lane 1:
Design rgb2hsv, start of the top module:
module rgb2hsv(
        input clock,
        input reset_n,
        input in_valid,
        input [7:0] in_red,
        input [7:0] in_green,
        input [7:0] in_blue,
        input in_visual,
        input in_done,
        output out_valid,
        output [7:0] out_red,
        output [7:0] out_green,
        output [7:0] out_blue,
        output [7:0] out_hue,
        output [7:0] out_saturation,
        output [7:0] out_brightness,
        output out_visual,
        output out_done
    );
    reg valid1;
    reg [7:0] red1;
    reg [7:0] green1;
    reg [7:0] blue1;
    reg visual1;
    reg done1;
    reg [7:0] max_value1;
    reg [1:0] max_index1;
    reg [7:0] min_value1;
    reg [1:0] min_index1;
    always @(posedge clock)
    begin
        if (reset_n) begin
            valid1 <= in_valid;
            red1[7:0] <= in_red[7:0];
            green1[7:0] <= in_green[7:0];
            blue1[7:0] <= in_blue[7:0];
            visual1 <= in_visual;
            done1 <= in_done;
            if (in_red >= in_green) begin
                if (in_red >= in_blue) begin
                    max_value1[7:0] <= in_red[7:0];
                    max_index1[1:0] <= 1;
                end
  ...
For scale: ~6500 cells after synthesis, about 310 flip-flops, ~43000 sq um of cells after synthesis.
export LEC_CHECK = 0
export ABC_AREA = 1
export CAP_MARGIN = 20
export CELL_PAD_IN_SITES_GLOBAL_PLACEMENT = 0
export CORE_ASPECT_RATIO = 0.53
export CORE_MARGIN = 2
export CORE_UTILIZATION = 71
export CTS_CLUSTER_DIAMETER = 230
export CTS_CLUSTER_SIZE = 22
export GPL_TIMING_DRIVEN = 1
export MAX_ROUTING_LAYER = met4
export SLEW_MARGIN = 40
create_clock -name core_clock -period 53.2 [get_ports {clock}]
run.sh (not shown) runs the stock make flow with config.mk's settings and CLKGATE_MAP_FILE=.
Lane 1 terminated abnormally: clock tree synthesis reported DPL-0033.
diff inputs: lane 1 => lane 2
Settings: removing CORE_ASPECT_RATIO (formerly 0.53); removing MAX_ROUTING_LAYER (formerly met4); changing CORE_UTILIZATION from 71 to 66; removing GPL_TIMING_DRIVEN (formerly 1); removing CELL_PAD_IN_SITES_GLOBAL_PLACEMENT (formerly 0); removing CTS_CLUSTER_SIZE (formerly 22); removing ABC_AREA (formerly 1); removing CTS_CLUSTER_DIAMETER (formerly 230); changing SLEW_MARGIN from 40 to 20; changing the clock period (ns, I/O delays scaled along) from 53.2 to 66.3.
Findings:
Lane 1 → lane 2: synthesized netlist cell count moved down, sequential cell area fraction in the yosys report saw an increase, chip area in the Yosys report fell by 6800 sq um.
Summary of the comparison: die footprint is lower in lane 2, relative to lane 1.
Going from lane 1 to lane 2, area fraction in mux cells rose 4.1 points, post-placement setup slack rose 4440 ps.
Lane 2 does better than lane 1 on cell area after technology mapping.
Lane 2 reports a lower routability congestion estimate than lane 1 does.
Going from lane 1 to lane 2, number of unique standard cell types used by synthesis has increased, area of the core has decreased.
To summarise lane 2: no stage aborted, but the layout did not pass its checks, failing on negative setup slack.
The inputs of lane 3 differ from those of lane 2 as listed below.
Settings: CORE_UTILIZATION changed from 66 to 72; PLACE_DENSITY_LB_ADDON newly set to 0.26; ABC_AREA newly set to 1; CTS_CLUSTER_SIZE newly set to 34; the clock period (ns, I/O delays scaled along) changed from 66.3 to 60.8.
Notes after the runs:
Lane 3 -> stages 100% | layout checks FAIL | negative setup slack. Measured against lane 2, the detailed placement HPWL of lane 3 comes out at 1.15 times the reference value. Lane 2 has a lower final cell count than lane 3. | first-iteration DRC count | lane 3 vs lane 2 | 2330 higher |. Taking lane 2 as the reference point, the final instance area of lane 3 rises by 5600 sq um. Yosys synthesis chip area: lane 3 > lane 2.
The inputs of lane 4 differ from those of lane 3 as listed below.
Settings: ABC_AREA: 1 -> unset; PLACE_DENSITY_LB_ADDON: 0.26 -> unset; CTS_CLUSTER_SIZE: 34 -> unset; CORE_UTILIZATION: 72 -> 12; the clock period (ns, I/O delays scaled along): 60.8 -> 103.0.
Results
- Lane 4 has completed all stages; timing, DRC and antenna checks passed.
- Lane 4 ended up with a lower initial cell density of the core than lane 3 did.
- Between lane 4 and lane 3, the layout clock buffer count is higher for lane 3.
- Sort lane 4 and lane 3 by design area desc -> top: lane 3
- On minimum hold slack, lane 4 does worse than lane 3.
- Per the comparison of lane 4 with lane 3, combinational share of cell area moved up; area fraction in full adders, half adders and majority gates higher; synthesized cell count has decreased.
